--- flow/design.v ---
module apb_fifo (
    input  wire                   clk,         
    input  wire                   rst,         
    input  wire                   psel,        
    input  wire [3:0]            paddr,       
    input  wire [31:0]            pwdata,      
    input  wire                   penable,     
    input  wire                   pwrite,      
    output reg  [31:0]            prdata,      
    output reg                    pready       
);
parameter DEPTH = 16;   
parameter idle = 0, check_op = 1, write_data = 2, read_data =3,send_ready = 4;
reg [2:0] state;
reg [3:0] addr ;
 reg [31:0] wdata,rdata;
  reg [31:0] mem [0:15];
reg [3:0] wr_ptr;    
reg [3:0] rd_ptr;    
reg [4:0] count;     
reg [1:0] cwait;
always @(posedge clk or negedge rst) begin
    if (rst == 0) begin
        for(int i = 0; i<16;i++)
        begin
        mem[i] <= 0;
        end
        wr_ptr <= 0;
        rd_ptr <= 0;
        count <= 0;
        pready <= 0;
        state   <= idle;
        pready <= 0;
        prdata <= 0;
        addr   <= 0;
        wdata  <= 0;
        rdata  <= 0;
        cwait  <= 0;
    end else begin
        case(state)
        idle:
        begin
            wr_ptr <= 0;
            rd_ptr <= 0;
            count <= 0;
            pready <= 0;
            prdata <= 0;
            addr   <= 0;
            wdata  <= 0;
            rdata  <= 0;
            cwait  <= 0;
            state <= check_op;
        end
        check_op:
        begin
         if (penable && psel && pwrite && count != 15)
         begin 
            state   <= write_data;
            addr    <= paddr;
            wdata   <= pwdata;
         end
         else if (penable && psel && !pwrite && count != 0)
         begin
            state  <= read_data;
            addr   <= paddr;
         end
         else 
            state  <= check_op;
        end
        write_data:
        begin
            mem[addr] <= wdata;
            if(cwait < 2)
            begin
              state <= write_data;
              cwait <= cwait + 1;
            end
            else
            begin
               cwait <= 0;
               pready <= 1'b1;
               state <= send_ready;
               wr_ptr <= wr_ptr + 1;
               count  <= count  + 1;
            end
        end
        read_data : begin
            rdata <= mem[addr];
            if(cwait < 2)
            begin
              state <= read_data;
              cwait <= cwait + 1;
            end
            else
            begin
               cwait <= 0;
               state <= send_ready;
               pready <= 1'b1;
               prdata <= rdata;
               rd_ptr <= rd_ptr + 1;
               count  <= count  - 1;
            end
        end
        send_ready: begin
           state  <= check_op;
           pready <= 1'b0;    
         end
     endcase
     end
   end  
endmodule
--- flow/run.sh ---
#!/bin/bash
# the make line also repeats each setting of config.mk as NAME=value (left out here)
make -C /OpenROAD-flow-scripts/flow DESIGN_CONFIG=/design/flow/config.mk WORK_HOME=/design/flow/orfs CLKGATE_MAP_FILE= finish
--- flow/config.mk ---
export PLATFORM = sky130hd
export DESIGN_NAME = apb_fifo
export DESIGN_NICKNAME = apb_fifo
export VERILOG_FILES = /design/flow/design.v
export SDC_FILE = /design/flow/constraint.sdc
export NUM_CORES = 4
export LEC_CHECK = 0
export CAP_MARGIN = 20
export CORE_MARGIN = 2
export CORE_UTILIZATION = 40
export SLEW_MARGIN = 20
--- flow/constraint.sdc ---
create_clock -name core_clock -period 5.0 [get_ports {clk}]
set_input_delay 1.0000 -clock core_clock [delete_from_list [all_inputs] [get_ports {clk}]]
set_output_delay 1.0000 -clock core_clock [all_outputs]
set_load 0.01 [all_outputs]
==> impl_metrics.csv, run 1 <==
group,metric,value,unit
drt,first_pass_iters,5,
critical_path,startpoint,"addr[1]",
drt,totalWireLength,78.88,mm
drt,ant_nets,0,
pwr,intPower,12.75,mW
synthesis,synthesis.nets,2131,
critical_path,path_cells,"and2_1 -> nand2_2 -> nor2_4 -> buf_4 -> mux2_2",
pwr,switching_share,34.54,%
timing,finalClockPeriodUsage,66.38,%
timing,worst_pin_slew,1.124,ns
timing,slew_headroom,24.88,%
clock_network,clk_pin_slew,0.06,ns
synthesis,compound_area_share,12.12,%
clock_network,numCtsBuffers,68,
critical_path,start_kind,"flip-flop",
critical_path,crit_required,5.47,ns
synthesis,ys_sh_xor,0.03148,%
critical_path,reg2reg_setup_slack,1.68,ns
floorplanning,io_pins,74,
run,cap_violations,0,
synthesis,ys_sh_mux,24.09,%
clock_network,ctsHoldBuffers,0,
critical_path,endpoint,"mem[3][7]",
critical_path,worstReg2RegEnd,"mem[3][7]",
placement,routabilityCongestion,0.7821,
floorplanning,row_count,96,
synthesis,logic_family,"multiplexers",
placement,postPlaceCellArea,0.02935,mm2
floorplanning,dieArea,0.07167,mm2
timing,drv_slew,0,
pwr,vdd_drop_max,296.8,uV
pwr,switchingPower,6.731,mW
synthesis,yosysWarnings,2,
clock_network,h-tree-depth,3,
drt,vias,17932,
floorplanning,fp.coreArea,0.06871,mm2
synthesis,yosys-top-cells-count,"624 x dfrtp_1, 449 x mux2_2, 130 x a22oi_1",
pwr,clk-power,5.01,mW
grt,grt.total_usage,22.47,%
drt,viasPerCell,5.816,
synthesis,simple_gate_area_share,3.697,%
pwr,pg_comb,5.89,mW
finish,seq_area,0.01565,mm2
timing,skew,0.02274,ns
critical_path,cp_max_fo,49,
placement,dp_hpwl,46.89,mm
finish,fin_nets,2142,
critical_path,cpMaxStageDelayCell,"dfrtp_4",
synthesis,top_area_cell,"dfrtp_1",
floorplanning,dieHeight,267.7,um
timing,fmax,301.3,MHz
clock_network,clock-sinks,625,
pwr,seqPwrFrac,44.1,%
synthesis,top_area_share,56.13,%
drt,drtIter0Drc,1397,
timing,tns,0,ns
clock_network,clk_latency,0.61,ns
synthesis,synth_area,0.02782,mm2
synthesis,synthCells,2086,
synthesis,edf_count,0,
synthesis,topCellsByArea,"dfrtp_1 56%, mux2_2 18%, a22oi_1 3.5%",
synthesis,synthMostInstantiatedCell,"dfrtp_1",
critical_path,path_buffers,1,
finish,filler_cell_count,6180,
grt,grt_pass1_vias,18770,
clock_network,cts_buffer_depth,3,
timing,holdWs,0.4692,ns
synthesis,synth_stat.cells,2086,
timing,min_period,3.319,ns
pwr,p_seq,8.59,mW
critical_path,cp_num_cells,5,
floorplanning,die_w,267.7,um
drt,wl_per_cell,25.58,um
critical_path,ff2ff_path_depth,5,
finish,area_growth,13.52,%
drt,num_antenna_cells,0,
grt,grt_pass1_wl,120.5,mm
grt,antenna_found_initial,1,
pwr,pwr-share-comb,30.2,%
floorplanning,fp_util,40.49,%
critical_path,critPathTopFamily,"simple AND/OR/NAND/NOR gates",
grt,grt.overflow.total,0,
clock_network,root_buffer,"clkbuf_16",
critical_path,critPathArrivalTime,3.79,ns
worst_hold_path,min_to,"pready",
pwr,power_density,617.0,mW/mm2
placement,port_buffers,73,
clock_network,cts_resized,0,
critical_path,slowest_delay,0.93,ns
timing,hold_violations,0,
worst_hold_path,hold_class,"reg2reg",
pwr,power_leader,"sequential cells",
timing,setup_viol,0,
critical_path,worst_setup_path_end_kind,"flip-flop",
drt,drc,0,
synthesis,ys_seq_share,56.23,%
synthesis,adder_share,0.2069,%
synthesis,synth_cell_types,63,
synthesis,ys_ff,625,
synthesis,synthFlopType,"dfrtp_1",
run,warnings,28,
critical_path,crit_type,"reg2reg",
grt,grt_max_degree,116,
clock_network,cts_tree,"yes",
synthesis,ys_chip_area,0.02782,mm2
finish,final_area,0.03158,mm2
finish,final-comb-area,0.01131,mm2
pwr,p_leak,14.28,nW
worst_hold_path,holdPathStages,1,
synthesis,async_reset_ff_share,100.0,%
pwr,power.clock.fraction,25.7,%
outcome,status,"complete, no violations",
clock_network,post_cts_buffers,0,
timing,rsz0062_at_grt,"no",
synthesis,synth_area_per_cell,13.34,um2
worst_hold_path,hold_start,"state[1]",
critical_path,r2r-start,"addr[1]",
==> cell type report <==
type	count	area share, %
Sequential cell	625	49.55
Multi-Input combinational cell	1265	35.80
Clock buffer	95	6.252
Timing Repair Buffer	125	3.764
Tap cell	931	3.689
Clock inverter	30	0.8043
Inverter	12	0.1426
==> through the flow <==
stage / setup slack [ns] / total power [mW] / utilization [%] / std cells
2_1_floorplan: 2.855 / 12.47 / - / 2086
4_1_cts: 1.691 / 19.59 / 45.96 / 3083
5_1_grt: 1.562 / 20.49 / 45.96 / 3083
6_report: 1.681 / 19.49 / 45.96 / 3083
3_3_place_gp: 1.514 / 14.26 / 42.72 / 2958
3_5_place_dp: 1.465 / 14.54 / 42.72 / 2958
==> per-layer routing <==
layer  part of all wire, %  GRT usage, %  wire length (um)  vias up
met5                     0             0                 0        -
met3                   5.1         4.009              4040      133
met1                    45         31.23             35280     9575
met4                   3.1         7.504              2419        0
li1                      -             -                 -     7730
met2                    47         35.64             37140      494
==> run 2, diff against run 1 <==
- CORE_ASPECT_RATIO: unset -> 1.39
- GPL_TIMING_DRIVEN: unset -> 0
- HOLD_SLACK_MARGIN: unset -> 0.2
- SETUP_SLACK_MARGIN: unset -> 0.95
==> impl_metrics.csv, run 2 <==
group,metric,value,unit
critical_path,endpoint,"wdata[7]",
grt,grt.total_usage,25.00,%
grt,grt_pass1_wl,130.3,mm
grt,grt.overflow.total,0,
critical_path,slowest_delay,0.85,ns
pwr,vdd_drop_max,318.5,uV
floorplanning,row_count,114,
clock_network,ctsHoldBuffers,0,
drt,wl_met1,35.38,mm
drt,drc,0,
pwr,switchingPower,7.121,mW
synthesis,synthCells,2086,
drt,wl_met3,4.698,mm
timing,rsz0062_at_grt,"no",
critical_path,crit_type,"in2reg",
pwr,power_leader,"sequential cells",
clock_network,cts_tree,"yes",
critical_path,path_cells,"clkdlybuf4s50_1 -> and3_1 -> o211a_1 -> clkbuf_1 -> clkbuf_1 -> a22o_1",
drt,wl_per_cell,27.47,um
pwr,pg_comb,6.80,mW
finish,final_area,0.03201,mm2
synthesis,synthMostInstantiatedCell,"dfrtp_1",
clock_network,root_buffer,"clkbuf_16",
pwr,p_seq,8.25,mW
synthesis,synth_area,0.02782,mm2
drt,ant_nets,0,
placement,dp_cells,3093,
timing,finalClockPeriodUsage,59.42,%
synthesis,ys_seq_share,56.23,%
timing,tns,0,ns
finish,fin_cells,3209,
drt,viasPerCell,5.801,
floorplanning,fp.coreArea,0.06918,mm2
finish,fin_nets,2273,
drt,top_layer,"met4",
clock_network,clk_latency,0.65,ns
synthesis,logic_family,"multiplexers",
pwr,power,19.95,mW
pwr,intPower,12.82,mW
placement,routabilityCongestion,0.8912,
finish,area_growth,15.08,%
clock_network,cts_resized,0,
synthesis,ys_sh_mux,24.09,%
clock_network,cts_buffer_depth,3,
synthesis,adder_share,0.2069,%
critical_path,startpoint,"psel",
clock_network,clock-sinks,625,
placement,postPlaceCellArea,0.02988,mm2
pwr,power_density,623.1,mW/mm2
synthesis,synthesis.nets,2131,
pwr,pwr-share-comb,34.1,%
synthesis,synth_stat.cells,2086,
critical_path,ff2ff_path_depth,5,
critical_path,worst_setup_path_end_kind,"flip-flop",
clock_network,post_cts_buffers,0,
grt,grt_max_degree,101,
critical_path,critPathArrivalTime,3.55,ns
clock_network,clk_pin_slew,0.06,ns
pwr,switching_share,35.70,%
synthesis,ys_sh_xor,0.03148,%
timing,slew_headroom,26.74,%
run,warnings,29,
clock_network,h-tree-depth,2,
critical_path,crit_top_cell,"clkbuf_1",
synthesis,async_reset_ff_share,100.0,%
critical_path,cpMaxStageDelayCell,"clkbuf_1",
drt,totalWireLength,88.14,mm
timing,hold_violations,0,
critical_path,path_buffers,3,
synthesis,synth_cell_types,63,
floorplanning,io_pins,74,
floorplanning,dieHeight,314.9,um
synthesis,yosys-top-cells-count,"624 x dfrtp_1, 449 x mux2_2, 130 x a22oi_1",
pwr,p_leak,14.60,nW
grt,antenna_found_initial,0,
grt,grt_pass1_vias,19426,
placement,dp_hpwl,59.74,mm
timing,fmax,336.6,MHz
drt,vias,18616,
pwr,clk-power,4.89,mW
critical_path,worstReg2RegEnd,"rdata[7]",
critical_path,cp_max_fo,10,
synthesis,yosysWarnings,2,
timing,drv_slew,0,
synthesis,synth_area_per_cell,13.34,um2
worst_hold_path,hold_class,"in2async",
pwr,power.clock.fraction,24.5,%
timing,skew,0.01583,ns
pwr,seqPwrFrac,41.4,%
synthesis,compound_area_share,12.12,%
synthesis,topCellsByArea,"dfrtp_1 56%, mux2_2 18%, a22oi_1 3.5%",
finish,filler_cell_count,6220,
timing,worst_pin_slew,1.099,ns
drt,first_pass_iters,6,
critical_path,reg2reg_setup_slack,2.19,ns
synthesis,top_area_cell,"dfrtp_1",
drt,drtIter0Drc,1453,
synthesis,edf_count,0,
synthesis,simple_gate_area_share,3.697,%
synthesis,ys_chip_area,0.02782,mm2
critical_path,r2r-start,"state[4]",
critical_path,crit_required,5.58,ns
outcome,status,"complete, no violations",
floorplanning,dieArea,0.07170,mm2
clock_network,numCtsBuffers,61,
critical_path,critPathTopFamily,"buffers and inverters",
run,cap_violations,0,
floorplanning,fp_util,40.21,%
timing,setup_viol,0,
drt,dr_wl_met2,42.90,mm
synthesis,synthFlopType,"dfrtp_1",
synthesis,ys_ff,625,
floorplanning,die_w,227.7,um
critical_path,start_kind,"input port",
placement,port_buffers,73,
critical_path,cp_num_cells,6,
timing,min_period,2.971,ns
synthesis,top_area_share,56.13,%
run 2: area by class of cell:
| cell class | count | area [um2] | area share [%] |
|---|---|---|---|
| Antenna cell | 1 | 2.502 | 0.007817 |
| Timing Repair Buffer | 79 | 900.9 | 2.814 |
| Multi-Input combinational cell | 1265 | 11180 | 34.91 |
| Clock buffer | 88 | 1831 | 5.718 |
| Clock inverter | 27 | 296.5 | 0.9263 |
| Inverter | 12 | 45.04 | 0.1407 |
| Buffer | 184 | 958.4 | 2.994 |
| Sequential cell | 625 | 15640 | 48.86 |
| Tap cell | 928 | 1161 | 3.627 |
run 2: per-stage QoR:
step	worst slack, ns	hold WS [ns]	util, %
finish	2.029	0.3758	46.27
global route	1.940	0.4501	46.27
CTS	2.065	0.4014	46.27
detailed placement	1.392	0.4567	43.20
global placement	-24.16	0.4638	42.95
floorplan	2.855	0.4325	-
run 2: routing by layer:
metal	vias up	GRT usage (%)
met5	-	0
met4	0	13.41
met3	224	3.700
met2	622	41.36
met1	9814	31.55
li1	7956	-
==> run 3, diff against run 2 <==
- CAP_MARGIN: 20 -> 5
- CORE_ASPECT_RATIO: 1.39 -> unset
- CORE_UTILIZATION: 40 -> 72
- CTS_CLUSTER_SIZE: unset -> 17
- GPL_TIMING_DRIVEN: 0 -> unset
- HOLD_SLACK_MARGIN: 0.2 -> unset
- SETUP_SLACK_MARGIN: 0.95 -> 0.25
- clock period: 5.0 -> 1.99 ns (I/O delays scaled with it)
==> impl_metrics.csv, run 3 <==
group,metric,value,unit
outcome,status,"complete, but fails checks",
outcome,violations,"setup timing",
floorplanning,row_count,72,
finish,final-comb-area,0.01263,mm2
synthesis,synth_area,0.02782,mm2
synthesis,synth_cell_types,63,
synthesis,synthesis.nets,2131,
critical_path,startpoint,"addr[0]",
critical_path,crit_required,2.51,ns
clock_network,clock-sinks,625,
timing,skew,0.02775,ns
critical_path,r2r-start,"addr[0]",
synthesis,synthMostInstantiatedCell,"dfrtp_1",
synthesis,synth_area_per_cell,13.34,um2
drt,wl_met1,36.12,mm
synthesis,top_area_cell,"dfrtp_1",
critical_path,worst_setup_path_end_kind,"flip-flop",
timing,rsz0062_at_grt,"yes",
pwr,vdd_drop_max,1203,uV
pwr,power.clock.fraction,19.6,%
pwr,p_seq,22.9,mW
floorplanning,fp_util,72.49,%
drt,vias,23166,
drt,first_pass_iters,6,
critical_path,slowest_delay,0.61,ns
pwr,pwr-share-comb,41.3,%
pwr,power_leader,"combinational logic",
synthesis,ys_sh_mux,24.09,%
synthesis,ys_seq_share,56.23,%
critical_path,reg2reg_setup_slack,-0.42,ns
timing,min_period,2.414,ns
timing,setup_viol,463,
pwr,switching_share,38.72,%
floorplanning,die_w,200.6,um
synthesis,ys_chip_area,0.02782,mm2
synthesis,ys_ff,625,
drt,drc,0,
pwr,pg_comb,24.2,mW
critical_path,path_cells,"buf_12 -> and2_1 -> buf_12 -> a22oi_1 -> o21ai_0 -> a2bb2oi_1",
timing,hold_violations,0,
synthesis,adder_share,0.2069,%
grt,antenna_found_initial,3,
critical_path,ff2ff_path_depth,6,
synthesis,synth_stat.cells,2086,
pwr,clk-power,11.5,mW
synthesis,synthCells,2086,
critical_path,start_kind,"flip-flop",
grt,grt_pass1_wl,138.9,mm
timing,finalClockPeriodUsage,121.3,%
synthesis,edf_count,0,
critical_path,cpMaxStageDelayCell,"a22oi_1",
pwr,power_density,1634,mW/mm2
drt,ant_nets,0,
clock_network,root_buffer,"clkbuf_16",
synthesis,async_reset_ff_share,100.0,%
timing,fmax,414.3,MHz
clock_network,cts_buffer_depth,3,
finish,filler_cell_count,1028,
critical_path,crit_type,"reg2reg",
synthesis,topCellsByArea,"dfrtp_1 56%, mux2_2 18%, a22oi_1 3.5%",
grt,grt_max_degree,77,
synthesis,logic_family,"multiplexers",
timing,drv_slew,0,
critical_path,endpoint,"rdata[29]",
floorplanning,dieHeight,200.6,um
placement,routabilityCongestion,0.8492,
critical_path,critPathTopFamily,"AND-OR/OR-AND gates",
clock_network,numCtsBuffers,59,
synthesis,compound_area_share,12.12,%
placement,dp_hpwl,47.16,mm
placement,port_buffers,73,
worst_hold_path,hold_class,"in2async",
finish,fin_nets,2371,
clock_network,h-tree-depth,2,
floorplanning,dieArea,0.04022,mm2
synthesis,yosysWarnings,2,
drt,drtIter0Drc,3661,
critical_path,path_buffers,2,
critical_path,cp_max_fo,16,
run,cap_violations,0,
clock_network,clk_pin_slew,0.07,ns
pwr,seqPwrFrac,39.1,%
finish,fin_cells,2886,
timing,tns,-49.60,ns
critical_path,worstReg2RegEnd,"rdata[29]",
timing,slew_headroom,42.98,%
synthesis,simple_gate_area_share,3.697,%
timing,setup_ws,-0.4236,ns
grt,grt_pass1_vias,22218,
pwr,switchingPower,22.69,mW
drt,dr_wl_met2,48.23,mm
finish,seq_area,0.01565,mm2
run,warnings,30,
synthesis,ys_sh_xor,0.03148,%
drt,wl_met3,17.95,mm
critical_path,crit_top_cell,"buf_12",
drt,wl_per_cell,39.87,um
critical_path,critPathArrivalTime,2.94,ns
grt,grt.overflow.total,0,
synthesis,yosys-top-cells-count,"624 x dfrtp_1, 449 x mux2_2, 130 x a22oi_1",
timing,holdWs,0.2768,ns
synthesis,top_area_share,56.13,%
finish,area_growth,28.97,%
timing,worst_pin_slew,0.8553,ns
critical_path,cp_num_cells,6,
drt,viasPerCell,8.027,
clock_network,cts_tree,"yes",
floorplanning,fp.coreArea,0.03838,mm2
grt,grt.total_usage,46.10,%
drt,top_layer,"met5",
synthesis,synthFlopType,"dfrtp_1",
clock_network,clk_latency,0.64,ns
drt,totalWireLength,115.1,mm
floorplanning,io_pins,74,
pwr,intPower,35.92,mW
pwr,p_leak,16.52,nW
placement,dp_cells,2650,
## run 3: final cells by class
cell class	instances	share of cell area, %
flip-flops and latches	625	43.63
multi-input cells	1266	35.20
repair buffers	362	13.98
clock buffers	87	4.882
well taps	518	1.807
clock inverters	15	0.3662
inverters	12	0.1255
diodes	1	0.006975
## run 3: stage by stage
stage / area, um2 / utilization, % / total power [mW] / worst slack (ns)
finish: 35880 / 93.49 / 58.61 / -0.4236
global route: 35870 / 93.48 / 59.30 / -0.4002
CTS: 33940 / 88.43 / 51.36 / 0.01104
detailed placement: 30240 / 78.80 / 37.78 / -0.2051
global placement: 30220 / 78.75 / 36.76 / -0.4899
floorplan: 27820 / - / 31.34 / 0.2578
## run 3: metal layers
metal / track usage (%) / up-vias
li1: - / 8162
met1: 57.59 / 11302
met2: 70.97 / 2612
met3: 11.79 / 1088
met4: 32.65 / 2
met5: 0 / -
## run 3: timing repair
item,in CTS,in global routing
pin swaps,16,42
resized,174,302
hold endpoints to repair,42,0
setup endpoints to repair,595,588
cloned,25,19
hold buffers,1,0
setup buffers,51,37
==> run 4, diff against run 3 <==
- CTS_CLUSTER_SIZE: 17 -> 15
- SETUP_SLACK_MARGIN: 0.25 -> unset
- SLEW_MARGIN: 20 -> 40
- clock period: 1.99 -> 1.89 ns (I/O delays scaled with it)
==> impl_metrics.csv, run 4 <==
group,metric,value,unit
critical_path,start_kind,"flip-flop",
finish,fin_nets,2311,
timing,drv_slew,0,
critical_path,crit_top_cell,"buf_12",
drt,drc,0,
synthesis,top_area_cell,"dfrtp_1",
pwr,p_leak,16.08,nW
finish,filler_cell_count,1619,
critical_path,crit_required,2.39,ns
floorplanning,io_pins,74,
critical_path,r2r-start,"addr[1]",
clock_network,h-tree-depth,2,
drt,wl_per_cell,32.26,um
drt,first_pass_iters,7,
timing,min_period,2.175,ns
critical_path,slowest_delay,0.50,ns
pwr,pwr-share-comb,38.1,%
synthesis,ys_sh_xor,0.03148,%
drt,ant_nets,0,
pwr,power_leader,"sequential cells",
run,cap_violations,0,
floorplanning,dieArea,0.04022,mm2
synthesis,compound_area_share,12.12,%
placement,routabilityCongestion,0.8307,
pwr,switchingPower,20.62,mW
pwr,switching_share,36.28,%
synthesis,synth_area,0.02782,mm2
synthesis,ys_seq_share,56.23,%
clock_network,root_buffer,"clkbuf_16",
timing,setup_ws,-0.2847,ns
critical_path,cp_max_fo,15,
timing,worst_pin_slew,0.7232,ns
grt,grt.total_usage,39.57,%
worst_hold_path,hold_class,"in2async",
outcome,violations,"setup timing",
pwr,power,56.84,mW
placement,port_buffers,73,
grt,grt.overflow.total,0,
timing,skew,0.01664,ns
synthesis,yosys-top-cells-count,"624 x dfrtp_1, 449 x mux2_2, 130 x a22oi_1",
pwr,intPower,36.22,mW
critical_path,ff2ff_path_depth,8,
synthesis,ys_sh_mux,24.09,%
finish,fin_cells,2831,
critical_path,critPathTopFamily,"AND-OR/OR-AND gates",
timing,fmax,459.8,MHz
critical_path,crit_type,"reg2reg",
pwr,vdd_drop_max,1103,uV
drt,drtIter0Drc,2277,
synthesis,yosysWarnings,2,
critical_path,cp_num_cells,8,
synthesis,synthFlopType,"dfrtp_1",
finish,final_area,0.03411,mm2
clock_network,cts_buffer_depth,3,
timing,tns,-27.12,ns
drt,vias,20550,
drt,totalWireLength,91.31,mm
synthesis,logic_family,"multiplexers",
synthesis,ys_ff,625,
floorplanning,dieHeight,200.6,um
floorplanning,fp.coreArea,0.03838,mm2
floorplanning,die_w,200.6,um
synthesis,topCellsByArea,"dfrtp_1 56%, mux2_2 18%, a22oi_1 3.5%",
grt,grt_pass1_vias,20365,
timing,rsz0062_at_grt,"yes",
timing,slew_headroom,51.79,%
pwr,clk-power,12.0,mW
timing,setup_viol,402,
critical_path,cpMaxStageDelayCell,"dfrtp_4",
critical_path,path_buffers,3,
drt,viasPerCell,7.259,
synthesis,edf_count,0,
grt,antenna_found_initial,4,
critical_path,startpoint,"addr[1]",
timing,holdWs,0.2427,ns
grt,grt_pass1_wl,121.1,mm
pwr,pg_comb,21.6,mW
synthesis,top_area_share,56.13,%
critical_path,worst_setup_path_end_kind,"flip-flop",
synthesis,adder_share,0.2069,%
critical_path,worstReg2RegEnd,"rdata[25]",
synthesis,synthesis.nets,2131,
outcome,status,"complete, but fails checks",
pwr,power_density,1666,mW/mm2
pwr,power.clock.fraction,21.2,%
clock_network,cts_tree,"yes",
pwr,seqPwrFrac,40.8,%
synthesis,ys_chip_area,0.02782,mm2
synthesis,synthCells,2086,
synthesis,synthMostInstantiatedCell,"dfrtp_1",
pwr,p_seq,23.2,mW
run,warnings,33,
synthesis,async_reset_ff_share,100.0,%
floorplanning,row_count,72,
synthesis,synth_area_per_cell,13.34,um2
placement,postPlaceCellArea,0.03027,mm2
synthesis,synth_cell_types,63,
clock_network,numCtsBuffers,61,
critical_path,path_cells,"buf_12 -> buf_12 -> buf_12 -> nor2b_1 -> a22oi_1 -> o22ai_1 -> nor4_2 -> a21oi_1",
clock_network,clk_pin_slew,0.06,ns
grt,grt_max_degree,106,
floorplanning,fp_util,72.49,%
finish,area_growth,22.62,%
synthesis,synth_stat.cells,2086,
clock_network,clock-sinks,625,
critical_path,endpoint,"rdata[25]",
critical_path,reg2reg_setup_slack,-0.28,ns
timing,finalClockPeriodUsage,115.1,%
clock_network,clk_latency,0.64,ns
synthesis,simple_gate_area_share,3.697,%
timing,hold_violations,0,
critical_path,critPathArrivalTime,2.68,ns
placement,dp_hpwl,47.14,mm
placement,dp_cells,2654,
[run 4: cell type report]
cell class                 instances  area (um2)  area share [%]
tap                              518       648.1           1.900
clock buffer                      97        1854           5.436
clock inverter                    12       92.59          0.2714
timing repair buffer             300        3856           11.31
inverter                          12       45.04          0.1321
antenna                            1       2.502        0.007336
multi-input combinational       1266       11960           35.06
sequential                       625       15650           45.88
[run 4: metrics by stage]
step	util, %	worst slack [ns]
floorplan	-	0.1578
global placement	78.74	-0.5237
detailed placement	78.87	-0.2382
CTS	84.70	-0.1034
global route	88.88	-0.2104
finish	88.88	-0.2847
[run 4: what timing repair did]
item | CTS | global route
cloned | 3 | 23
pin swaps | 7 | 56
endpoints found under the hold margin | 178 | 0
endpoints found under the setup margin | 539 | 540
buffers inserted | 11 | 31
gates resized | 37 | 218
hold buffers | 1 | 0
[run 4: per-layer routing]
layer / global-route usage, % / up-vias / routed length (um)
li1: - / 8047 / -
met4: 17.80 / 4 / 6115
met5: 0 / - / 25
met2: 62.96 / 1510 / 41710
met3: 8.685 / 505 / 10600
met1: 53.01 / 10484 / 32870
==> run 5, diff against run 4 <==
- CAP_MARGIN: 5 -> 20
- CORE_UTILIZATION: 72 -> 40
- CTS_CLUSTER_SIZE: 15 -> unset
- SLEW_MARGIN: 40 -> 20
- clock period: 1.89 -> 4.03 ns (I/O delays scaled with it)
==> impl_metrics.csv, run 5 <==
group,metric,value,unit
pwr,p_leak,14.42,nW
critical_path,r2r-start,"addr[1]",
worst_hold_path,hold_class,"in2async",
synthesis,simple_gate_area_share,3.697,%
clock_network,root_buffer,"clkbuf_16",
critical_path,crit_type,"reg2reg",
critical_path,path_cells,"nor2_1 -> nand3_2 -> buf_12 -> mux2_1",
synthesis,async_reset_ff_share,100.0,%
timing,finalClockPeriodUsage,77.18,%
finish,final_area,0.03191,mm2
pwr,power,24.61,mW
synthesis,compound_area_share,12.12,%
synthesis,yosysWarnings,2,
drt,vias,17813,
pwr,power.clock.fraction,26.4,%
critical_path,startpoint,"addr[1]",
timing,hold_violations,0,
pwr,intPower,16.13,mW
clock_network,post_cts_buffers,0,
clock_network,numCtsBuffers,70,
critical_path,worst_setup_path_end_kind,"flip-flop",
synthesis,synthFlopType,"dfrtp_1",
clock_network,clk_pin_slew,0.06,ns
timing,rsz0062_at_grt,"no",
drt,wl_per_cell,25.29,um
pwr,power_leader,"sequential cells",
synthesis,synthMostInstantiatedCell,"dfrtp_1",
finish,finish.utilization,46.45,%
critical_path,start_kind,"flip-flop",
pwr,pg_comb,7.48,mW
synthesis,synth_area_per_cell,13.34,um2
floorplanning,fp_util,40.49,%
drt,drtIter0Drc,1391,
timing,slew_headroom,32.91,%
pwr,seqPwrFrac,43.2,%
critical_path,critPathArrivalTime,3.60,ns
synthesis,ys_chip_area,0.02782,mm2
floorplanning,dieArea,0.07167,mm2
critical_path,reg2reg_setup_slack,0.92,ns
grt,grt.total_usage,22.27,%
placement,routabilityCongestion,0.7722,
synthesis,ys_seq_share,56.23,%
critical_path,cp_num_cells,4,
placement,dp_cells,2968,
synthesis,ys_ff,625,
grt,grt.overflow.total,0,
timing,holdWs,0.09480,ns
clock_network,cts_buffer_depth,3,
synthesis,top_area_share,56.13,%
critical_path,cp_max_fo,38,
critical_path,slowest_delay,0.83,ns
drt,totalWireLength,78.26,mm
synthesis,synth_stat.cells,2086,
drt,viasPerCell,5.757,
critical_path,path_buffers,1,
pwr,p_seq,10.6,mW
floorplanning,io_pins,74,
timing,setup_viol,0,
finish,area_growth,14.71,%
floorplanning,dieHeight,267.7,um
pwr,switching_share,34.45,%
floorplanning,row_count,96,
synthesis,synthCells,2086,
finish,filler_cell_count,6154,
synthesis,logic_family,"multiplexers",
floorplanning,die_w,267.7,um
pwr,power_density,771.3,mW/mm2
pwr,pwr-share-comb,30.4,%
clock_network,cts_tree,"yes",
grt,antenna_found_initial,1,
synthesis,adder_share,0.2069,%
finish,seq_area,0.01565,mm2
synthesis,ys_sh_mux,24.09,%
grt,grt_max_degree,135,
pwr,switchingPower,8.480,mW
critical_path,ff2ff_path_depth,4,
timing,skew,0.02469,ns
placement,port_buffers,73,
clock_network,ctsHoldBuffers,0,
clock_network,clock-sinks,625,
timing,worst_pin_slew,1.006,ns
run,warnings,34,
timing,tns,0,ns
drt,num_antenna_cells,0,
placement,dp_slack,0.9680,ns
run,cap_violations,0,
clock_network,h-tree-depth,3,
synthesis,top_area_cell,"dfrtp_1",
synthesis,yosys-top-cells-count,"624 x dfrtp_1, 449 x mux2_2, 130 x a22oi_1",
synthesis,synth_cell_types,63,
synthesis,ys_sh_xor,0.03148,%
critical_path,worstReg2RegEnd,"mem[12][13]",
grt,grt_pass1_vias,18751,
drt,first_pass_iters,5,
synthesis,synth_area,0.02782,mm2
placement,postPlaceCellArea,0.02955,mm2
drt,drc,0,
critical_path,critPathTopFamily,"simple AND/OR/NAND/NOR gates",
clock_network,clk_latency,0.62,ns
timing,setup_ws,0.9195,ns
drt,ant_nets,0,
synthesis,topCellsByArea,"dfrtp_1 56%, mux2_2 18%, a22oi_1 3.5%",
finish,final-comb-area,0.01130,mm2
critical_path,endpoint,"mem[12][13]",
outcome,status,"complete, no violations",
critical_path,cpMaxStageDelayCell,"nor2_1",
timing,min_period,3.111,ns
synthesis,synthesis.nets,2131,
finish,fin_nets,2154,
pwr,clk-power,6.49,mW
clock_network,cts_resized,0,
timing,fmax,321.5,MHz
placement,dp_hpwl,46.80,mm
pwr,vdd_drop_max,351.9,uV
critical_path,crit_required,4.52,ns
timing,drv_slew,0,
synthesis,edf_count,0,
floorplanning,fp.coreArea,0.06871,mm2
grt,grt_pass1_wl,119.5,mm
finish,fin_cells,3094,
run 5: final cells by class:
cell class / count / share of cell area, %
well taps: 931 / 3.650
inverters: 12 / 0.1412
clock buffers: 102 / 6.587
multi-input cells: 1265 / 35.41
repair buffers: 135 / 4.352
flip-flops and latches: 625 / 49.03
clock inverters: 24 / 0.8234
run 5: routing by layer:
layer / global-route usage, % / share of wire [%] / wire length, um
met1: 30.41 / 45 / 34930
met2: 36.56 / 48 / 37650
met3: 3.981 / 4.9 / 3801
met4: 6.085 / 2.4 / 1880
met5: 0 / 0 / 0
==> run 6, diff against run 5 <==
- ABC_AREA: unset -> 0
- CAP_MARGIN: 20 -> 25
- CORE_ASPECT_RATIO: unset -> 1.11
- CORE_UTILIZATION: 40 -> 72
- CTS_CLUSTER_SIZE: unset -> 35
- GPL_TIMING_DRIVEN: unset -> 1
- PLACE_DENSITY: unset -> 0.36
- SETUP_SLACK_MARGIN: unset -> 0.55
- SLEW_MARGIN: 20 -> 5
- clock period: 4.03 -> 1.89 ns (I/O delays scaled with it)
==> impl_metrics.csv, run 6 <==
group,metric,value,unit
synthesis,synthMostInstantiatedCell,"dfrtp_1",
critical_path,cpMaxStageDelayCell,"o211ai_1",
synthesis,yosysWarnings,2,
critical_path,crit_top_cell,"buf_6",
pwr,pwr-share-comb,41.7,%
critical_path,crit_type,"reg2reg",
worst_hold_path,hold_class,"in2async",
pwr,power_leader,"combinational logic",
critical_path,startpoint,"addr[1]",
synthesis,ys_sh_mux,24.09,%
critical_path,slowest_delay,0.58,ns
timing,fmax,385.8,MHz
pwr,clk-power,13.2,mW
timing,worst_pin_slew,0.9687,ns
clock_network,h-tree-depth,2,
synthesis,synth_area_per_cell,13.34,um2
timing,finalClockPeriodUsage,137.1,%
floorplanning,fp.coreArea,0.03791,mm2
finish,area_growth,29.76,%
clock_network,clk_pin_slew,0.07,ns
synthesis,top_area_cell,"dfrtp_1",
critical_path,worstReg2RegEnd,"rdata[12]",
outcome,violations,"setup timing",
clock_network,cts_buffer_depth,3,
run,cap_violations,0,
synthesis,synthesis.nets,2131,
synthesis,ys_chip_area,0.02782,mm2
timing,setup_ws,-0.7018,ns
pwr,seqPwrFrac,38.1,%
clock_network,clock-sinks,625,
critical_path,cp_num_cells,8,
grt,antenna_found_initial,12,
finish,final_area,0.03610,mm2
critical_path,critPathTopFamily,"AND-OR/OR-AND gates",
pwr,power,65.40,mW
timing,hold_violations,0,
floorplanning,row_count,75,
critical_path,path_cells,"buf_12 -> buf_6 -> nor2_4 -> buf_6 -> buf_16 -> a22oi_1 -> o211ai_1 -> a2bb2oi_1",
grt,grt_pass1_vias,21952,
synthesis,ys_ff,625,
synthesis,simple_gate_area_share,3.697,%
placement,dp_hpwl,48.49,mm
run,warnings,32,
drt,first_pass_iters,10,
synthesis,synthFlopType,"dfrtp_1",
critical_path,cp_max_fo,12,
timing,min_period,2.592,ns
critical_path,endpoint,"rdata[12]",
critical_path,start_kind,"flip-flop",
pwr,p_seq,24.9,mW
critical_path,r2r-start,"addr[1]",
pwr,switching_share,40.89,%
synthesis,topCellsByArea,"dfrtp_1 56%, mux2_2 18%, a22oi_1 3.5%",
timing,rsz0062_at_grt,"yes",
synthesis,top_area_share,56.13,%
floorplanning,fp_util,73.38,%
drt,wl_per_cell,46.54,um
synthesis,synth_area,0.02782,mm2
synthesis,ys_sh_xor,0.03148,%
finish,fin_cells,2872,
clock_network,cts_tree,"yes",
synthesis,compound_area_share,12.12,%
finish,filler_cell_count,837,
critical_path,ff2ff_path_depth,8,
grt,grt_max_degree,84,
pwr,pg_comb,27.3,mW
placement,dp_cells,2626,
grt,grt.total_usage,46.60,%
pwr,intPower,38.66,mW
timing,skew,0.03504,ns
outcome,status,"complete, but fails checks",
grt,grt_pass1_wl,138.1,mm
pwr,p_leak,16.67,nW
floorplanning,io_pins,74,
drt,ant_nets,0,
drt,totalWireLength,133.7,mm
synthesis,edf_count,0,
pwr,vdd_drop_max,1267,uV
placement,port_buffers,73,
clock_network,root_buffer,"clkbuf_16",
drt,vias,25208,
pwr,switchingPower,26.75,mW
critical_path,worst_setup_path_end_kind,"flip-flop",
synthesis,adder_share,0.2069,%
clock_network,clk_latency,0.68,ns
synthesis,synth_cell_types,63,
drt,drc,0,
synthesis,ys_seq_share,56.23,%
timing,slew_headroom,35.42,%
timing,drv_slew,0,
floorplanning,dieArea,0.04023,mm2
placement,dp_slack,-0.5234,ns
critical_path,crit_required,2.48,ns
drt,drtIter0Drc,4881,
drt,viasPerCell,8.777,
placement,routabilityCongestion,0.8780,
grt,grt.overflow.total,0,
synthesis,async_reset_ff_share,100.0,%
floorplanning,die_w,190.6,um
synthesis,synthCells,2086,
synthesis,yosys-top-cells-count,"624 x dfrtp_1, 449 x mux2_2, 130 x a22oi_1",
synthesis,synth_stat.cells,2086,
critical_path,reg2reg_setup_slack,-0.70,ns
finish,fin_nets,2362,
clock_network,numCtsBuffers,60,
pwr,power.clock.fraction,20.2,%
synthesis,logic_family,"multiplexers",
placement,postPlaceCellArea,0.03110,mm2
critical_path,path_buffers,4,
floorplanning,dieHeight,211.1,um
critical_path,critPathArrivalTime,3.18,ns
pwr,power_density,1812,mW/mm2
timing,setup_viol,495,
## run 6: repair_timing
item | in CTS | in global routing
endpoints found under the hold margin | 281 | 0
pin swaps | 67 | 60
gates resized | 245 | 177
setup buffers | 45 | 33
endpoints found under the setup margin | 657 | 657
gates cloned | 14 | 36
hold buffers | 1 | 0
## run 6: final cells by class
class	instances	area [um2]	share of cell area [%]
Clock buffer	86	1750	4.849
Inverter	12	45.04	0.1248
Antenna cell	9	22.52	0.06239
Multi-Input combinational cell	1266	12990	35.99
Tap cell	500	625.6	1.733
Clock inverter	22	291.5	0.8076
Timing Repair Buffer	352	4722	13.08
Sequential cell	625	15650	43.36
## run 6: per-layer routing
metal | up-vias | global-route usage [%] | routed length [um]
li1 | 8144 | - | -
met1 | 11864 | 58.33 | 37660
met2 | 3508 | 71.71 | 52590
met3 | 1676 | 11.70 | 24360
met4 | 16 | 32.40 | 18580
met5 | - | 0 | 477
## run 6: stage by stage
stage          utilization, %  TNS, ns  hold slack (ns)
6_report                95.21   -72.88           0.2045
5_1_grt                 95.16   -65.23           0.1933
4_1_cts                 90.17  -0.1167           0.2062
3_5_place_dp            82.03   -16.14           0.2567
3_3_place_gp            82.03   -13.30           0.2554
2_1_floorplan               -        0          0.08241
==> run 7, diff against run 6 <==
- ABC_AREA: 0 -> unset
- CAP_MARGIN: 25 -> 20
- CORE_ASPECT_RATIO: 1.11 -> unset
- CORE_UTILIZATION: 72 -> 17
- CTS_CLUSTER_SIZE: 35 -> unset
- GPL_TIMING_DRIVEN: 1 -> unset
- PLACE_DENSITY: 0.36 -> unset
- SETUP_SLACK_MARGIN: 0.55 -> unset
- SLEW_MARGIN: 5 -> 20
- clock period: 1.89 -> 5.94 ns (I/O delays scaled with it)
==> impl_metrics.csv, run 7 <==
group,metric,value,unit
clock_network,clock-sinks,625,
timing,tns,0,ns
timing,skew,0.02900,ns
floorplanning,die_w,408.5,um
critical_path,crit_required,6.42,ns
drt,viasPerCell,4.090,
critical_path,path_buffers,1,
clock_network,numCtsBuffers,66,
finish,final-comb-area,0.01130,mm2
critical_path,startpoint,"addr[0]",
critical_path,r2r-start,"addr[0]",
drt,totalWireLength,82.68,mm
synthesis,ys_seq_share,56.23,%
grt,antenna_found_initial,5,
worst_hold_path,min_to,"pready",
timing,rsz0062_at_grt,"no",
critical_path,start_kind,"flip-flop",
pwr,pwr-share-comb,30.3,%
pwr,switching_share,34.47,%
clock_network,cts_tree,"yes",
synthesis,synth_cell_types,63,
synthesis,ys_chip_area,0.02782,mm2
outcome,status,"complete, no violations",
critical_path,path_cells,"and2_1 -> nand2_2 -> nor2_4 -> buf_4 -> mux2_2",
critical_path,ff2ff_path_depth,5,
critical_path,cp_max_fo,25,
drt,drc,0,
clock_network,clk_pin_slew,0.06,ns
drt,vias,17635,
placement,postPlaceCellArea,0.03090,mm2
floorplanning,io_pins,74,
timing,min_period,3.451,ns
pwr,clk-power,4.17,mW
worst_hold_path,holdPathStages,1,
synthesis,synthesis.nets,2131,
floorplanning,fp.coreArea,0.1626,mm2
synthesis,compound_area_share,12.12,%
pwr,intPower,10.72,mW
pwr,pg_comb,4.95,mW
critical_path,worstReg2RegEnd,"mem[3][12]",
pwr,p_leak,14.23,nW
timing,slew_headroom,29.71,%
floorplanning,dieArea,0.1669,mm2
finish,area_growth,18.91,%
critical_path,endpoint,"mem[3][12]",
clock_network,cts_buffer_depth,3,
timing,worst_pin_slew,1.054,ns
critical_path,cp_num_cells,5,
clock_network,ctsHoldBuffers,0,
critical_path,worst_setup_path_end_kind,"flip-flop",
synthesis,yosys-top-cells-count,"624 x dfrtp_1, 449 x mux2_2, 130 x a22oi_1",
synthesis,synthCells,2086,
finish,seq_area,0.01565,mm2
pwr,power.clock.fraction,25.5,%
worst_hold_path,hold_start,"state[1]",
clock_network,root_buffer,"clkbuf_16",
grt,grt_pass1_vias,18335,
synthesis,topCellsByArea,"dfrtp_1 56%, mux2_2 18%, a22oi_1 3.5%",
critical_path,reg2reg_setup_slack,2.49,ns
critical_path,crit_type,"reg2reg",
placement,routabilityCongestion,0.7429,
synthesis,simple_gate_area_share,3.697,%
timing,drv_slew,0,
floorplanning,fp_util,17.11,%
grt,grt.total_usage,9.766,%
critical_path,cpMaxStageDelayCell,"dfrtp_2",
synthesis,synthFlopType,"dfrtp_1",
run,warnings,34,
critical_path,critPathTopFamily,"simple AND/OR/NAND/NOR gates",
floorplanning,dieHeight,408.5,um
synthesis,synth_area,0.02782,mm2
placement,dp_hpwl,50.05,mm
synthesis,synth_stat.cells,2086,
pwr,power_density,494.4,mW/mm2
pwr,p_seq,7.24,mW
finish,finish.utilization,20.35,%
floorplanning,row_count,148,
clock_network,clk_latency,0.62,ns
drt,ant_nets,0,
drt,first_pass_iters,7,
grt,grt.overflow.total,0,
drt,drtIter0Drc,1403,
grt,grt_max_degree,156,
pwr,seqPwrFrac,44.3,%
synthesis,top_area_share,56.13,%
pwr,switchingPower,5.636,mW
finish,fin_nets,2135,
timing,fmax,289.8,MHz
clock_network,h-tree-depth,3,
clock_network,cts_resized,0,
placement,port_buffers,73,
drt,wl_per_cell,19.18,um
timing,setup_viol,0,
worst_hold_path,hold_class,"reg2reg",
synthesis,synth_area_per_cell,13.34,um2
run,cap_violations,0,
synthesis,async_reset_ff_share,100.0,%
synthesis,top_area_cell,"dfrtp_1",
critical_path,slowest_delay,0.97,ns
synthesis,adder_share,0.2069,%
synthesis,edf_count,0,
timing,finalClockPeriodUsage,58.10,%
timing,hold_violations,0,
clock_network,post_cts_buffers,0,
critical_path,critPathArrivalTime,3.93,ns
synthesis,ys_sh_mux,24.09,%
pwr,vdd_drop_max,245.8,uV
synthesis,ys_sh_xor,0.03148,%
drt,num_antenna_cells,0,
synthesis,yosysWarnings,2,
pwr,power_leader,"sequential cells",
finish,final_area,0.03308,mm2
synthesis,logic_family,"multiplexers",
finish,filler_cell_count,17550,
synthesis,synthMostInstantiatedCell,"dfrtp_1",
synthesis,ys_ff,625,
grt,grt_pass1_wl,124.3,mm
[run 7: per-layer routing]
metal	part of all wire, %	global-route usage (%)
met5	0.0097	0
met3	4.0	1.428
met2	49	16.52
met1	45	12.80
met4	2.3	2.984
[run 7: layout make-up]
| class | count | area share [%] |
|---|---|---|
| well taps | 2175 | 8.227 |
| repair buffers | 120 | 3.563 |
| inverters | 12 | 0.1362 |
| clock buffers | 102 | 6.109 |
| flip-flops and latches | 625 | 47.30 |
| multi-input cells | 1265 | 34.17 |
| clock inverters | 13 | 0.4917 |
[run 7: metrics by stage]
| stage | hold WS (ns) | worst slack [ns] | cells | power [mW] |
|---|---|---|---|---|
| final | 0.4739 | 2.489 | 4312 | 16.35 |
| after global routing | 0.4894 | 2.378 | 4312 | 17.23 |
| after CTS | 0.4652 | 2.494 | 4312 | 16.45 |
| after detailed placement | 0.4561 | 2.383 | 4197 | 12.25 |
| after global placement | 0.4438 | 2.146 | 4195 | 12.06 |
| after floorplan | 0.4325 | 3.607 | 2086 | 10.50 |
==> run 8, diff against run 7 <==
- ABC_AREA: unset -> 1
- CAP_MARGIN: 20 -> 40
- CORE_UTILIZATION: 17 -> 72
- CTS_CLUSTER_SIZE: unset -> 72
- HOLD_SLACK_MARGIN: unset -> 0.29
- PLACE_DENSITY: unset -> 0.42
- clock period: 5.94 -> 1.89 ns (I/O delays scaled with it)
==> impl_metrics.csv, run 8 <==
group,metric,value,unit
placement,port_buffers,73,
floorplanning,io_pins,74,
critical_path,r2r-start,"addr[0]",
critical_path,critPathTopFamily,"buffers and inverters",
floorplanning,fp_util,72.59,%
synthesis,synthCells,3283,
critical_path,critPathArrivalTime,2.38,ns
critical_path,cpMaxStageDelayCell,"dfrtp_1",
clock_network,clk_pin_slew,0.06,ns
timing,slew_headroom,58.36,%
finish,area_growth,15.98,%
grt,grt_max_degree,73,
pwr,pg_comb,16.6,mW
drt,ant_nets,0,
critical_path,worstReg2RegEnd,"mem[12][22]",
drt,wl_per_cell,20.92,um
synthesis,top_area_share,57.52,%
critical_path,ff2ff_path_depth,8,
pwr,clk-power,11.7,mW
run,warnings,29,
critical_path,endpoint,"mem[12][22]",
timing,skew,0.01538,ns
critical_path,path_buffers,4,
critical_path,crit_type,"reg2reg",
outcome,status,"complete, but fails checks",
floorplanning,row_count,71,
synthesis,ys_sh_xor,0.09678,%
synthesis,top_area_cell,"dfrtp_1",
clock_network,cts_tree,"yes",
drt,drc,0,
worst_hold_path,hold_start,"pwdata[24]",
synthesis,synthesis.nets,3328,
critical_path,startpoint,"addr[0]",
pwr,p_leak,15.95,nW
floorplanning,dieHeight,198.2,um
grt,grt.total_usage,42.20,%
run,cap_violations,0,
synthesis,synthFlopType,"dfrtp_1",
critical_path,cp_num_cells,8,
critical_path,reg2reg_setup_slack,-0.01,ns
clock_network,numCtsBuffers,60,
placement,dp_hpwl,48.31,mm
timing,rsz0062_at_grt,"yes",
timing,finalClockPeriodUsage,100.6,%
critical_path,crit_top_cell,"buf_12",
grt,antenna_found_initial,3,
outcome,violations,"setup timing",
synthesis,ys_sh_mux,0,%
clock_network,clk_latency,0.63,ns
synthesis,async_reset_ff_share,100.0,%
finish,fin_cells,3904,
worst_hold_path,min_to,"wdata[24]",
pwr,power.clock.fraction,23.9,%
timing,setup_ws,-0.01219,ns
floorplanning,die_w,198.2,um
timing,hold_violations,0,
drt,first_pass_iters,6,
drt,totalWireLength,81.66,mm
pwr,switchingPower,19.09,mW
pwr,seqPwrFrac,42.2,%
synthesis,yosysWarnings,2,
clock_network,root_buffer,"clkbuf_16",
pwr,vdd_drop_max,1093,uV
floorplanning,dieArea,0.03928,mm2
synthesis,synth_area,0.02715,mm2
synthesis,compound_area_share,12.30,%
pwr,switching_share,39.09,%
synthesis,synthMostInstantiatedCell,"nand2_1",
synthesis,simple_gate_area_share,24.50,%
critical_path,cp_max_fo,23,
clock_network,h-tree-depth,2,
drt,drtIter0Drc,2747,
timing,worst_pin_slew,0.6238,ns
worst_hold_path,holdPathStages,3,
clock_network,clock-sinks,625,
synthesis,ys_chip_area,0.02715,mm2
synthesis,edf_count,0,
grt,grt.overflow.total,0,
drt,viasPerCell,6.216,
synthesis,synth_stat.cells,3283,
critical_path,start_kind,"flip-flop",
pwr,intPower,29.75,mW
critical_path,crit_required,2.37,ns
critical_path,slowest_delay,0.42,ns
worst_hold_path,hold_class,"in2reg",
placement,routabilityCongestion,0.8551,
timing,drv_slew,0,
drt,vias,24267,
grt,grt_pass1_wl,126.8,mm
synthesis,ys_ff,625,
finish,fin_nets,3385,
synthesis,adder_share,0.2120,%
clock_network,cts_buffer_depth,3,
synthesis,topCellsByArea,"dfrtp_1 58%, nand2_1 16%, o21ai_0 12%",
synthesis,ys_seq_share,57.61,%
pwr,power_density,1551,mW/mm2
floorplanning,fp.coreArea,0.03740,mm2
placement,dp_cells,3775,
pwr,power,48.84,mW
pwr,pwr-share-comb,33.9,%
synthesis,synth_area_per_cell,8.269,um2
synthesis,logic_family,"simple AND/OR/NAND/NOR gates",
pwr,power_leader,"sequential cells",
grt,grt_pass1_vias,23768,
critical_path,worst_setup_path_end_kind,"flip-flop",
timing,min_period,1.902,ns
synthesis,synth_cell_types,25,
timing,setup_viol,4,
critical_path,path_cells,"buf_4 -> nor2_4 -> buf_12 -> buf_12 -> nand3_4 -> clkbuf_16 -> nand2_1 -> o21ai_0",
placement,dp_slack,-0.07741,ns
timing,fmax,525.7,MHz
pwr,p_seq,20.6,mW
synthesis,yosys-top-cells-count,"1128 x nand2_1, 646 x o21ai_0, 624 x dfrtp_1",
run 8: layout make-up:
| cell class | instances | area [um2] |
|---|---|---|
| Multi-Input combinational cell | 2305 | 10230 |
| Antenna cell | 2 | 5.005 |
| Timing Repair Buffer | 238 | 2655 |
| Clock buffer | 99 | 1799 |
| Clock inverter | 14 | 102.6 |
| Sequential cell | 625 | 15640 |
| Inverter | 110 | 412.9 |
| Fill cell | 2188 | 5913 |
| Tap cell | 511 | 639.4 |
run 8: routing by layer:
metal / up-vias / track usage (%) / share of wire, %
li1: 10783 / - / -
met1: 11671 / 56.50 / 37
met2: 1525 / 65.08 / 46
met3: 284 / 9.845 / 12
met4: 4 / 22.03 / 4.5
met5: - / 0 / 0.036
run 8: timing repair:
| item | CTS | global route |
|---|---|---|
| hold endpoints to repair | 624 | 0 |
| hold buffers | 2 | 0 |
| setup endpoints to repair | 102 | 160 |
| pin swaps | 1 | 6 |
| resized | 40 | 52 |
| buffers inserted | 4 | 5 |
| cloned | 0 | 2 |
run 8: metrics by stage:
stage	TNS, ns	area, um2	hold slack, ns	utilization [%]
after detailed placement	-1.024	29320	0.3160	78.39
final	-0.02576	31490	0.3223	84.19
after floorplan	0	27150	0.08241	-
after CTS	0	31250	0.3104	83.56
after global routing	-1.594	31480	0.3448	84.18
after global placement	-0.5911	29320	0.3095	78.39
==> run 9, diff against run 8 <==
- CTS_CLUSTER_SIZE: 72 -> 17
- SETUP_SLACK_MARGIN: unset -> -0.09
- clock period: 1.89 -> 1.92 ns (I/O delays scaled with it)
==> impl_metrics.csv, run 9 <==
group,metric,value,unit
synthesis,synth_area_per_cell,8.269,um2
placement,dp_hpwl,48.23,mm
finish,fin_nets,3362,
critical_path,cpMaxStageDelayCell,"clkdlybuf4s50_1",
synthesis,async_reset_ff_share,100.0,%
pwr,power,47.95,mW
pwr,intPower,29.39,mW
drt,vias,24215,
critical_path,critPathArrivalTime,1.57,ns
outcome,violations,"setup timing",
synthesis,ys_seq_share,57.61,%
drt,drtIter0Drc,2569,
pwr,switchingPower,18.56,mW
synthesis,adder_share,0.2120,%
grt,antenna_found_initial,2,
finish,filler_cell_count,2282,
pwr,pwr-share-comb,32.6,%
placement,postPlaceCellArea,0.02926,mm2
clock_network,clk_pin_slew,0.06,ns
floorplanning,dieArea,0.03928,mm2
grt,grt_max_degree,82,
timing,setup_viol,10,
timing,fmax,511.9,MHz
critical_path,path_buffers,1,
critical_path,endpoint,"prdata[3]",
worst_hold_path,hold_class,"in2reg",
synthesis,synth_area,0.02715,mm2
finish,final_area,0.03132,mm2
critical_path,slowest_delay,0.57,ns
grt,grt_pass1_vias,23925,
outcome,status,"complete, but fails checks",
clock_network,root_buffer,"clkbuf_16",
drt,ant_nets,0,
timing,skew,0.02414,ns
grt,grt_pass1_wl,128.0,mm
pwr,switching_share,38.70,%
synthesis,synthesis.nets,3328,
worst_hold_path,holdPathStages,3,
timing,min_period,1.954,ns
timing,finalClockPeriodUsage,101.8,%
synthesis,synth_stat.cells,3283,
timing,drv_slew,0,
floorplanning,fp_util,72.59,%
finish,final-comb-area,0.01018,mm2
timing,setup_ws,-0.03364,ns
pwr,p_seq,20.3,mW
synthesis,top_area_share,57.52,%
critical_path,reg2reg_setup_slack,-0.02,ns
floorplanning,dieHeight,198.2,um
critical_path,start_kind,"flip-flop",
synthesis,logic_family,"simple AND/OR/NAND/NOR gates",
grt,grt.overflow.total,0,
clock_network,cts_tree,"yes",
clock_network,h-tree-depth,2,
pwr,clk-power,12.1,mW
critical_path,r2r-start,"addr[2]",
worst_hold_path,min_to,"wdata[4]",
critical_path,cp_max_fo,2,
drt,viasPerCell,6.251,
critical_path,startpoint,"prdata[3]",
critical_path,ff2ff_path_depth,10,
synthesis,ys_ff,625,
critical_path,worstReg2RegEnd,"rdata[24]",
clock_network,numCtsBuffers,59,
floorplanning,fp.coreArea,0.03740,mm2
critical_path,cp_num_cells,1,
synthesis,top_area_cell,"dfrtp_1",
run,warnings,28,
pwr,p_leak,15.64,nW
critical_path,critPathTopFamily,"buffers and inverters",
synthesis,ys_sh_xor,0.09678,%
critical_path,crit_required,1.54,ns
synthesis,yosysWarnings,2,
placement,routabilityCongestion,0.8566,
drt,first_pass_iters,7,
placement,port_buffers,73,
timing,holdWs,0.3323,ns
floorplanning,die_w,198.2,um
critical_path,worst_setup_path_end_kind,"primary output",
timing,slew_headroom,58.22,%
floorplanning,io_pins,74,
pwr,power.clock.fraction,25.1,%
drt,totalWireLength,80.89,mm
synthesis,edf_count,0,
pwr,vdd_drop_max,1029,uV
synthesis,topCellsByArea,"dfrtp_1 58%, nand2_1 16%, o21ai_0 12%",
timing,hold_violations,0,
synthesis,ys_chip_area,0.02715,mm2
synthesis,synthFlopType,"dfrtp_1",
synthesis,ys_sh_mux,0,%
finish,area_growth,15.37,%
timing,worst_pin_slew,0.6260,ns
critical_path,path_cells,"clkdlybuf4s50_1",
finish,seq_area,0.01565,mm2
floorplanning,row_count,71,
pwr,power_leader,"sequential cells",
run,cap_violations,0,
synthesis,synth_cell_types,25,
grt,grt.total_usage,42.69,%
drt,wl_per_cell,20.88,um
worst_hold_path,hold_start,"pwdata[4]",
pwr,pg_comb,15.6,mW
pwr,seqPwrFrac,42.3,%
clock_network,cts_buffer_depth,3,
synthesis,yosys-top-cells-count,"1128 x nand2_1, 646 x o21ai_0, 624 x dfrtp_1",
synthesis,synthCells,3283,
synthesis,synthMostInstantiatedCell,"nand2_1",
pwr,power_density,1531,mW/mm2
synthesis,compound_area_share,12.30,%
clock_network,clk_latency,0.62,ns
critical_path,crit_type,"reg2out",
synthesis,simple_gate_area_share,24.50,%
clock_network,clock-sinks,625,
drt,drc,0,
## run 9: metrics by stage
| step | cells | setup slack, ns | setup TNS (ns) | util [%] |
|---|---|---|---|---|
| floorplan | 3283 | 0.1110 | 0 | - |
| global placement | 3760 | -0.008140 | -0.008140 | 78.19 |
| detailed placement | 3761 | -0.06645 | -0.4389 | 78.23 |
| CTS | 3872 | -0.03413 | -0.1850 | 83.69 |
| global route | 3874 | -0.1012 | -6.119 | 83.75 |
| finish | 3874 | -0.03364 | -0.1355 | 83.75 |
## run 9: final cells by class
class	instances	share of cell area (%)
timing repair buffer	216	7.810
sequential	625	49.95
inverter	110	1.318
antenna	1	0.007989
clock inverter	18	0.6951
clock buffer	88	5.677
multi-input combinational	2305	32.50
tap	511	2.041
## run 9: timing repair
item	in CTS	in global routing
endpoints found under the setup margin	4	56
resized	3	10
hold endpoints to repair	518	0
hold buffers	2	0
pin swaps	1	0
buffers inserted	3	1
## run 9: layer usage
metal | up-vias | global-route usage (%) | part of all wire, %
met4 | 2 | 23.75 | 5.5
met2 | 1513 | 67.16 | 46
met3 | 368 | 10.03 | 12
met1 | 11607 | 55.20 | 37
met5 | - | 0.1277 | 0.020
li1 | 10725 | - | -
==> run 10, diff against run 9 <==
- ABC_AREA: 1 -> 0
- CAP_MARGIN: 40 -> 25
- CORE_ASPECT_RATIO: unset -> 1.11
- CTS_CLUSTER_SIZE: 17 -> 35
- GPL_TIMING_DRIVEN: unset -> 1
- HOLD_SLACK_MARGIN: 0.29 -> unset
- PLACE_DENSITY: 0.42 -> unset
- PLACE_DENSITY_LB_ADDON: unset -> 0.28
- SETUP_SLACK_MARGIN: -0.09 -> unset
- SLEW_MARGIN: 20 -> 35
- clock period: 1.92 -> 1.9 ns (I/O delays scaled with it)
==> impl_metrics.csv, run 10 <==
group,metric,value,unit
synthesis,ys_sh_xor,0.03148,%
synthesis,logic_family,"multiplexers",
synthesis,ys_ff,625,
critical_path,slowest_delay,0.83,ns
critical_path,startpoint,"addr[1]",
critical_path,worstReg2RegEnd,"rdata[17]",
drt,first_pass_iters,20,
synthesis,synthFlopType,"dfrtp_1",
floorplanning,fp_util,73.38,%
synthesis,synth_area_per_cell,13.34,um2
timing,worst_pin_slew,0.9958,ns
synthesis,edf_count,0,
placement,dp_slack,-0.2401,ns
pwr,p_leak,16.07,nW
pwr,power.clock.fraction,20.5,%
timing,min_period,2.611,ns
run,warnings,32,
synthesis,ys_seq_share,56.23,%
synthesis,adder_share,0.2069,%
grt,grt_max_degree,79,
outcome,status,"complete, but fails checks",
critical_path,r2r-start,"addr[1]",
synthesis,top_area_share,56.13,%
synthesis,synth_cell_types,63,
synthesis,synthMostInstantiatedCell,"dfrtp_1",
grt,grt_pass1_wl,143.7,mm
finish,final_area,0.03486,mm2
critical_path,reg2reg_setup_slack,-0.71,ns
placement,routabilityCongestion,0.8659,
synthesis,simple_gate_area_share,3.697,%
drt,drc,0,
drt,vias,25351,
timing,finalClockPeriodUsage,137.4,%
clock_network,clk_latency,0.68,ns
drt,totalWireLength,131.1,mm
pwr,pwr-share-comb,40.7,%
drt,wl_per_cell,45.81,um
drt,ant_nets,0,
pwr,power,63.64,mW
clock_network,cts_tree,"yes",
synthesis,top_area_cell,"dfrtp_1",
critical_path,endpoint,"rdata[17]",
synthesis,async_reset_ff_share,100.0,%
synthesis,yosysWarnings,2,
timing,skew,0.04188,ns
floorplanning,io_pins,74,
critical_path,path_buffers,2,
critical_path,worst_setup_path_end_kind,"flip-flop",
grt,grt.overflow.total,0,
critical_path,crit_required,2.42,ns
clock_network,root_buffer,"clkbuf_16",
finish,fin_nets,2334,
synthesis,synth_stat.cells,2086,
timing,tns,-61.10,ns
pwr,p_seq,24.7,mW
pwr,pg_comb,25.9,mW
grt,antenna_found_initial,12,
timing,setup_ws,-0.7113,ns
critical_path,critPathTopFamily,"AND-OR/OR-AND gates",
pwr,vdd_drop_max,1313,uV
floorplanning,dieHeight,211.1,um
drt,viasPerCell,8.861,
finish,final-comb-area,0.01214,mm2
outcome,violations,"setup timing",
clock_network,h-tree-depth,2,
pwr,clk-power,13.0,mW
critical_path,ff2ff_path_depth,7,
critical_path,start_kind,"flip-flop",
synthesis,ys_sh_mux,24.09,%
synthesis,synthCells,2086,
critical_path,cp_num_cells,7,
finish,finish.utilization,91.96,%
pwr,seqPwrFrac,38.8,%
floorplanning,die_w,190.6,um
pwr,intPower,36.85,mW
floorplanning,row_count,75,
timing,fmax,383.0,MHz
floorplanning,dieArea,0.04023,mm2
critical_path,crit_top_cell,"a22oi_1",
critical_path,cpMaxStageDelayCell,"a22oi_1",
finish,seq_area,0.01565,mm2
synthesis,synthesis.nets,2131,
critical_path,path_cells,"buf_8 -> nor2b_4 -> buf_6 -> a22oi_1 -> o22ai_1 -> nor2_1 -> a22oi_1",
floorplanning,fp.coreArea,0.03791,mm2
finish,filler_cell_count,1060,
placement,dp_hpwl,47.21,mm
pwr,switching_share,42.10,%
timing,slew_headroom,33.61,%
timing,setup_viol,501,
pwr,switchingPower,26.79,mW
synthesis,synth_area,0.02782,mm2
placement,postPlaceCellArea,0.03032,mm2
grt,grt_pass1_vias,23109,
timing,rsz0062_at_grt,"yes",
clock_network,numCtsBuffers,59,
grt,grt.total_usage,48.58,%
placement,port_buffers,73,
finish,area_growth,25.33,%
worst_hold_path,hold_class,"in2async",
critical_path,critPathArrivalTime,3.13,ns
run,cap_violations,0,
pwr,power_leader,"combinational logic",
pwr,power_density,1826,mW/mm2
synthesis,ys_chip_area,0.02782,mm2
critical_path,cp_max_fo,22,
clock_network,cts_buffer_depth,3,
clock_network,clk_pin_slew,0.08,ns
timing,drv_slew,0,
synthesis,compound_area_share,12.12,%
critical_path,crit_type,"reg2reg",
synthesis,topCellsByArea,"dfrtp_1 56%, mux2_2 18%, a22oi_1 3.5%",
synthesis,yosys-top-cells-count,"624 x dfrtp_1, 449 x mux2_2, 130 x a22oi_1",
timing,hold_violations,0,
clock_network,clock-sinks,625,
drt,drtIter0Drc,5946,
## run 10: cell type report
cell class	instances	share of cell area, %
flip-flops and latches	625	44.89
inverters	12	0.1292
clock buffers	89	5.111
multi-input cells	1266	34.82
repair buffers	325	12.41
well taps	500	1.794
clock inverters	22	0.6891
diodes	22	0.1579
## run 10: routing by layer
metal	GRT usage, %	wire [um]
met5	0	840
met4	36.97	18190
met3	15.75	24540
met2	73.12	50150
met1	58.51	37350
## run 10: what timing repair did
action,CTS,global route
gates resized,89,238
buffers inserted,26,39
endpoints found under the setup margin,391,383
hold endpoints to repair,140,0
hold buffers,1,0
pin swaps,29,61
gates cloned,11,24
## run 10: metrics by stage
| step | instances | hold slack [ns] |
|---|---|---|
| final | 2861 | 0.2087 |
| after floorplan | 2086 | 0.08441 |
| after detailed placement | 2637 | 0.2790 |
| after CTS | 2786 | 0.2365 |
| after global placement | 2635 | 0.2777 |
| after global routing | 2854 | 0.2453 |
Power is estimated from default activity; no workload was simulated.
